==> 11-21: inputs <==
==> flow/design.v <==
(* keep_hierarchy = "yes", use_dsp = "yes" *)
module cordic_final #(
    parameter WIDTH = 32,          
    parameter FRAC = 14,           
    parameter ITER = 16,           
    parameter LOG_ITER = 4,         
    parameter POST_STAGES = 5       
)
(
    input wire                    clk,
    input wire                    rst_n,        
    input wire                    start,        
    input wire signed [WIDTH-1:0] x_in,         
    input wire                    func_select,  
    output reg                    busy,         
    output reg                    done,         
    output reg signed [WIDTH:0] result       
);
    localparam signed [WIDTH-1:0] ONE_Q = (1 << FRAC);         
    localparam signed [WIDTH-1:0] ONE_Q_1 = ONE_Q >> 1;         
    localparam signed [WIDTH-1:0] K_INV_SCALED = 16'sd19784;    
    wire [5:0] shift_lut [0:ITER-1];
    wire signed [WIDTH-1:0] atanh_lut [0:ITER-1];
    reg signed [WIDTH-1:0] x_pipe [0:ITER];
    reg signed [WIDTH-1:0] y_pipe [0:ITER];
    reg signed [WIDTH-1:0] z_pipe [0:ITER];
    reg valid_pipe [0:ITER];
    reg signed [WIDTH-1:0] x_input_pipe [0:POST_STAGES-1];
    reg signed [WIDTH-1:0] y_result_pipe [0:POST_STAGES-1];
    reg func_select_pipe [0:POST_STAGES-1];
    reg valid_post_pipe [0:POST_STAGES-1];
    reg signed [2*WIDTH-1:0] x_squared_pipe [0:POST_STAGES-1];
    reg signed [2*WIDTH-1:0] coeff_term_pipe [0:POST_STAGES-1];
    reg signed [WIDTH-1:0] one_minus_approx_pipe [0:POST_STAGES-1];
    reg signed [2*WIDTH-1:0] final_product_pipe [0:POST_STAGES-1];
    reg signed [WIDTH-1:0] extracted_result_pipe [0:POST_STAGES-1];
    reg [1:0] state, next_state;
    reg [LOG_ITER:0] stage_counter;
    localparam [1:0] IDLE = 2'b00;
    localparam [1:0] PROCESS = 2'b01;
    localparam [1:0] OUTPUT = 2'b10;
    reg signed [WIDTH-1:0] x_input_stored;  
    reg                    func_select_stored;
    integer i;
    assign shift_lut[0]  = 6'd1;   assign shift_lut[1]  = 6'd2;   assign shift_lut[2]  = 6'd3;   assign shift_lut[3]  = 6'd4;
    assign shift_lut[4]  = 6'd4;   assign shift_lut[5]  = 6'd5;   assign shift_lut[6]  = 6'd6;   assign shift_lut[7]  = 6'd7;
    assign shift_lut[8]  = 6'd8;   assign shift_lut[9]  = 6'd9;   assign shift_lut[10] = 6'd10;  assign shift_lut[11] = 6'd11;
    assign shift_lut[12] = 6'd12;  assign shift_lut[13] = 6'd13;  assign shift_lut[14] = 6'd13;  assign shift_lut[15] = 6'd14;
    assign atanh_lut[0]  = 16'sd9000;   assign atanh_lut[1]  = 16'sd4185;   assign atanh_lut[2]  = 16'sd2059;   assign atanh_lut[3]  = 16'sd1025;
    assign atanh_lut[4]  = 16'sd1025;   assign atanh_lut[5]  = 16'sd512;    assign atanh_lut[6]  = 16'sd256;    assign atanh_lut[7]  = 16'sd128;
    assign atanh_lut[8]  = 16'sd64;     assign atanh_lut[9]  = 16'sd32;     assign atanh_lut[10] = 16'sd16;     assign atanh_lut[11] = 16'sd8;
    assign atanh_lut[12] = 16'sd4;      assign atanh_lut[13] = 16'sd2;      assign atanh_lut[14] = 16'sd2;      assign atanh_lut[15] = 16'sd1;
    genvar stage;
    generate 
        for (stage = 0; stage < ITER; stage = stage + 1) 
        begin : cordic_pipeline
            wire z_positive;
            wire [5:0] current_shift;
            wire signed [WIDTH-1:0] x_shifted;
            wire signed [WIDTH-1:0] y_shifted;
            wire signed [WIDTH-1:0] atanh_val;
            assign z_positive = ~z_pipe[stage][WIDTH-1];
            assign current_shift = shift_lut[stage];
            assign x_shifted = x_pipe[stage] >>> current_shift;
            assign y_shifted = y_pipe[stage] >>> current_shift;
            assign atanh_val = atanh_lut[stage];
            always @(posedge clk or negedge rst_n) begin
                if (!rst_n) begin
                    x_pipe[stage+1] <= {WIDTH{1'b0}};
                    y_pipe[stage+1] <= {WIDTH{1'b0}};
                    z_pipe[stage+1] <= {WIDTH{1'b0}};
                    valid_pipe[stage+1] <= 1'b0;
                end else begin
                    (* use_dsp = "yes" *) x_pipe[stage+1] <= z_positive ? (x_pipe[stage] + y_shifted) : (x_pipe[stage] - y_shifted);
                    (* use_dsp = "yes" *) y_pipe[stage+1] <= z_positive ? (y_pipe[stage] + x_shifted) : (y_pipe[stage] - x_shifted);
                    (* use_dsp = "yes" *) z_pipe[stage+1] <= z_positive ? (z_pipe[stage] - atanh_val) : (z_pipe[stage] + atanh_val);
                    valid_pipe[stage+1] <= valid_pipe[stage];
                end
            end
        end
    endgenerate
    always @(posedge clk or negedge rst_n) begin
        if (!rst_n) begin
            x_input_pipe[0] <= {WIDTH{1'b0}};
            y_result_pipe[0] <= {WIDTH{1'b0}};
            func_select_pipe[0] <= 1'b0;
            valid_post_pipe[0] <= 1'b0;
            x_squared_pipe[0] <= {(2*WIDTH){1'b0}};
        end else begin
            x_input_pipe[0] <= x_input_stored;
            y_result_pipe[0] <= y_pipe[ITER];
            func_select_pipe[0] <= func_select_stored;
            valid_post_pipe[0] <= valid_pipe[ITER];
            (* use_dsp = "yes" *) x_squared_pipe[0] <= $signed(x_input_stored) * $signed(x_input_stored);
        end
    end
    always @(posedge clk or negedge rst_n) begin
        if (!rst_n) begin
            x_input_pipe[1] <= {WIDTH{1'b0}};
            y_result_pipe[1] <= {WIDTH{1'b0}};
            func_select_pipe[1] <= 1'b0;
            valid_post_pipe[1] <= 1'b0;
            coeff_term_pipe[1] <= {(2*WIDTH){1'b0}};
        end else begin
            x_input_pipe[1] <= x_input_pipe[0];
            y_result_pipe[1] <= y_result_pipe[0];
            func_select_pipe[1] <= func_select_pipe[0];
            valid_post_pipe[1] <= valid_post_pipe[0];
            (* use_dsp = "yes" *) coeff_term_pipe[1] <= (x_squared_pipe[0] * 23900) >>> 30;
        end
    end
    always @(posedge clk or negedge rst_n) begin
        if (!rst_n) begin
            x_input_pipe[2] <= {WIDTH{1'b0}};
            y_result_pipe[2] <= {WIDTH{1'b0}};
            func_select_pipe[2] <= 1'b0;
            valid_post_pipe[2] <= 1'b0;
            one_minus_approx_pipe[2] <= {WIDTH{1'b0}};
        end else begin
            x_input_pipe[2] <= x_input_pipe[1];
            y_result_pipe[2] <= y_result_pipe[1];
            func_select_pipe[2] <= func_select_pipe[1];
            valid_post_pipe[2] <= valid_post_pipe[1];
            (* use_dsp = "yes" *) one_minus_approx_pipe[2] <= ONE_Q - coeff_term_pipe[1][WIDTH-1:0];
        end
    end
    always @(posedge clk or negedge rst_n) begin
        if (!rst_n) begin
            x_input_pipe[3] <= {WIDTH{1'b0}};
            y_result_pipe[3] <= {WIDTH{1'b0}};
            func_select_pipe[3] <= 1'b0;
            valid_post_pipe[3] <= 1'b0;
            final_product_pipe[3] <= {(2*WIDTH){1'b0}};
        end else begin
            x_input_pipe[3] <= x_input_pipe[2];
            y_result_pipe[3] <= y_result_pipe[2];
            func_select_pipe[3] <= func_select_pipe[2];
            valid_post_pipe[3] <= valid_post_pipe[2];
            (* use_dsp = "yes" *) final_product_pipe[3] <= $signed(y_result_pipe[2]) * $signed(one_minus_approx_pipe[2]);
        end
    end
    always @(posedge clk or negedge rst_n) begin
        if (!rst_n) begin
            x_input_pipe[4] <= {WIDTH{1'b0}};
            y_result_pipe[4] <= {WIDTH{1'b0}};
            func_select_pipe[4] <= 1'b0;
            valid_post_pipe[4] <= 1'b0;
            extracted_result_pipe[4] <= {WIDTH{1'b0}};
        end else begin
            x_input_pipe[4] <= x_input_pipe[3];
            y_result_pipe[4] <= y_result_pipe[3];
            func_select_pipe[4] <= func_select_pipe[3];
            valid_post_pipe[4] <= valid_post_pipe[3];
            (* use_dsp = "yes" *) extracted_result_pipe[4] <= final_product_pipe[3] >>> FRAC;
        end
    end
    always @(*) begin
        case (state)
            IDLE: next_state = start ? PROCESS : IDLE;
            PROCESS: next_state = (stage_counter >= ITER + POST_STAGES + 3) ? OUTPUT : PROCESS; 
            OUTPUT: next_state = IDLE;
            default: next_state = IDLE;
        endcase
    end  
    always @(posedge clk or negedge rst_n) begin
        if (!rst_n) begin
            state <= IDLE;
            busy <= 1'b0;
            done <= 1'b0;
            result <= {WIDTH{1'b0}};
            stage_counter <= {(LOG_ITER+1){1'b0}};
            x_pipe[0] <= {WIDTH{1'b0}};
            y_pipe[0] <= {WIDTH{1'b0}};
            z_pipe[0] <= {WIDTH{1'b0}};
            valid_pipe[0] <= 1'b0;
            x_input_stored <= {WIDTH{1'b0}};
            func_select_stored <= 1'b0;
        end else begin
            state <= next_state;
            done <= 1'b0;  
            case (state)
                IDLE: begin
                    busy <= 1'b0;
                    stage_counter <= {(LOG_ITER+1){1'b0}};
                    if (start) begin
                        x_pipe[0] <= K_INV_SCALED;  
                        y_pipe[0] <= {WIDTH{1'b0}}; 
                        func_select_stored <= func_select;
                        if (func_select) begin  
                            z_pipe[0] <= x_in; 
                            x_input_stored <= x_in;
                        end else begin  
                            z_pipe[0] <= $signed(x_in) >>> 1; 
                            x_input_stored <= $signed(x_in) >>> 1;
                        end
                        valid_pipe[0] <= 1'b1;
                        busy <= 1'b1;
                        stage_counter <= {(LOG_ITER+1){1'b0}};
                    end
                end
                PROCESS: begin
                    stage_counter <= stage_counter + 1'b1;
                end
                OUTPUT: begin
                    busy <= 1'b0;
                    if (valid_post_pipe[POST_STAGES-1]) begin
                        if (func_select_pipe[POST_STAGES-1]) begin
                            result <= extracted_result_pipe[POST_STAGES-1];
                        end else begin
                            result <= (extracted_result_pipe[POST_STAGES-1] + ONE_Q) >>> 1;
                        end
                        done <= 1'b1;
                    end
                end
                default: begin
                    state <= IDLE;
                end
            endcase
        end
    end
endmodule                      
==> flow/run.sh <==
#!/bin/bash
# the make line also repeats each setting of config.mk as NAME=value (left out here)
make -C /OpenROAD-flow-scripts/flow DESIGN_CONFIG=/design/flow/config.mk WORK_HOME=/design/flow/orfs CLKGATE_MAP_FILE= finish
==> flow/config.mk <==
export PLATFORM = sky130hd
export DESIGN_NAME = cordic_final
export DESIGN_NICKNAME = cordic_final
export VERILOG_FILES = /design/flow/design.v
export SDC_FILE = /design/flow/constraint.sdc
export NUM_CORES = 4
export LEC_CHECK = 0
export CAP_MARGIN = 20
export CORE_MARGIN = 2
export CORE_UTILIZATION = 72
export CTS_CLUSTER_DIAMETER = 42
export SETUP_SLACK_MARGIN = 2.56
export SLEW_MARGIN = 20
==> flow/constraint.sdc <==
create_clock -name core_clock -period 9.44 [get_ports {clk}]
set_input_delay 1.8880 -clock core_clock [delete_from_list [all_inputs] [get_ports {clk}]]
set_output_delay 1.8880 -clock core_clock [all_outputs]
set_load 0.01 [all_outputs]
==> inputs of 10-25, as changes to 11-21 <==
--- a/flow/config.mk
+++ b/flow/config.mk
@@ -6,8 +6,7 @@
 export NUM_CORES = 4
 export LEC_CHECK = 0
-export CAP_MARGIN = 20
+export CAP_MARGIN = 35
 export CORE_MARGIN = 2
 export CORE_UTILIZATION = 72
 export CTS_CLUSTER_DIAMETER = 42
-export SETUP_SLACK_MARGIN = 2.56
 export SLEW_MARGIN = 20
==> flow/constraint.sdc (replaced) <==
create_clock -name core_clock -period 6.89 [get_ports {clk}]
set_input_delay 1.3780 -clock core_clock [delete_from_list [all_inputs] [get_ports {clk}]]
set_output_delay 1.3780 -clock core_clock [all_outputs]
set_load 0.01 [all_outputs]
==> inputs of 05-09, as changes to 11-21 <==
--- a/flow/config.mk
+++ b/flow/config.mk
@@ -6,8 +6,9 @@
 export NUM_CORES = 4
 export LEC_CHECK = 0
+export ABC_AREA = 1
 export CAP_MARGIN = 20
 export CORE_MARGIN = 2
 export CORE_UTILIZATION = 72
-export CTS_CLUSTER_DIAMETER = 42
-export SETUP_SLACK_MARGIN = 2.56
+export CTS_CLUSTER_DIAMETER = 34
+export MAX_ROUTING_LAYER = met4
 export SLEW_MARGIN = 20
==> flow/constraint.sdc (replaced) <==
create_clock -name core_clock -period 6.81 [get_ports {clk}]
set_input_delay 1.3620 -clock core_clock [delete_from_list [all_inputs] [get_ports {clk}]]
set_output_delay 1.3620 -clock core_clock [all_outputs]
set_load 0.01 [all_outputs]
==> inputs of 04-11, as changes to 11-21 <==
--- a/flow/config.mk
+++ b/flow/config.mk
@@ -8,6 +8,4 @@
 export CAP_MARGIN = 20
 export CORE_MARGIN = 2
-export CORE_UTILIZATION = 72
-export CTS_CLUSTER_DIAMETER = 42
-export SETUP_SLACK_MARGIN = 2.56
+export CORE_UTILIZATION = 40
 export SLEW_MARGIN = 20
==> flow/constraint.sdc (replaced) <==
create_clock -name core_clock -period 10.1 [get_ports {clk}]
set_input_delay 2.0200 -clock core_clock [delete_from_list [all_inputs] [get_ports {clk}]]
set_output_delay 2.0200 -clock core_clock [all_outputs]
set_load 0.01 [all_outputs]
==> results <==
Run status: 04-11 no timing/DRC/antenna violations; 05-09 did not finish; 10-25 failed layout checks; 11-21 no timing/DRC/antenna violations
Last stage reached: 04-11 -; 05-09 5_1_grt; 10-25 -; 11-21 -
Reasons for failing layout checks: 04-11 -; 05-09 -; 10-25 negative setup slack; 11-21 -
Post-CTS clock slew at the launch and capture registers of the worst setup and hold paths: 04-11 0.08 ns; 05-09 -; 10-25 0.05 ns; 11-21 0.06 ns
Multi-input gates: 04-11 14429; 05-09 -; 10-25 14429; 11-21 14429
Total cell area at the placement stage: 04-11 0.1936 mm²; 05-09 0.2168 mm²; 10-25 0.1976 mm²; 11-21 0.1904 mm²
Cell with the most instances on the worst path: 04-11 sky130_fd_sc_hd__fa_1; 05-09 -; 10-25 sky130_fd_sc_hd__fa_1; 11-21 sky130_fd_sc_hd__fa_1
Count of cells along the worst hold path: 04-11 0; 05-09 -; 10-25 0; 11-21 0
Post-synthesis average cell area: 04-11 9.471 µm²; 05-09 7.992 µm²; 10-25 9.471 µm²; 11-21 9.471 µm²
Endpoint, Worst Hold: 04-11 z_pipe[11][1]$_DFF_PN0_; 05-09 -; 10-25 valid_post_pipe[4]$_DFF_PN0_; 11-21 z_pipe[6][8]$_DFF_PN0_
WL met2: 04-11 211.2 mm; 05-09 -; 10-25 241.1 mm; 11-21 228.1 mm
Combinational cell fraction of total power: 04-11 1.1%; 05-09 -; 10-25 1.1%; 11-21 1.1%
Clock network fraction of total power: 04-11 52.8%; 05-09 -; 10-25 57.4%; 11-21 57.0%
CTS buffer count: 04-11 201; 05-09 337; 10-25 266; 11-21 265
Post-synthesis instance area: 04-11 0.1852 mm²; 05-09 0.2057 mm²; 10-25 0.1852 mm²; 11-21 0.1852 mm²
Core utilization at floorplan: 04-11 40.22%; 05-09 72.25%; 10-25 72.28%; 11-21 72.28%
Post-layout power: 04-11 0.01509 W; 05-09 -; 10-25 0.02454 W; 11-21 0.01774 W
Worst Reg2Reg Path Length in Cells: 04-11 27; 05-09 -; 10-25 31; 11-21 28
Met3 WL post-DR: 04-11 22.91 mm; 05-09 -; 10-25 33.83 mm; 11-21 33.93 mm
Area-dominant class: 04-11 combinational gates; 05-09 -; 10-25 combinational gates; 11-21 combinational gates
Sequential share of power: 04-11 46.0%; 05-09 -; 10-25 41.5%; 11-21 41.9%
Antenna viol nets, final: 04-11 0; 05-09 -; 10-25 0; 11-21 0
R2R Path End: 04-11 x_squared_pipe[0][59]$_DFF_PN0_; 05-09 -; 10-25 x_squared_pipe[0][59]$_DFF_PN0_; 11-21 x_squared_pipe[0][59]$_DFF_PN0_
Type of destination of the critical path: 04-11 flip-flop; 05-09 -; 10-25 flip-flop; 11-21 flip-flop
# setup viols final: 04-11 0; 05-09 -; 10-25 48; 11-21 0
Power figures rest on the tool's default switching activity, not on a simulated workload.
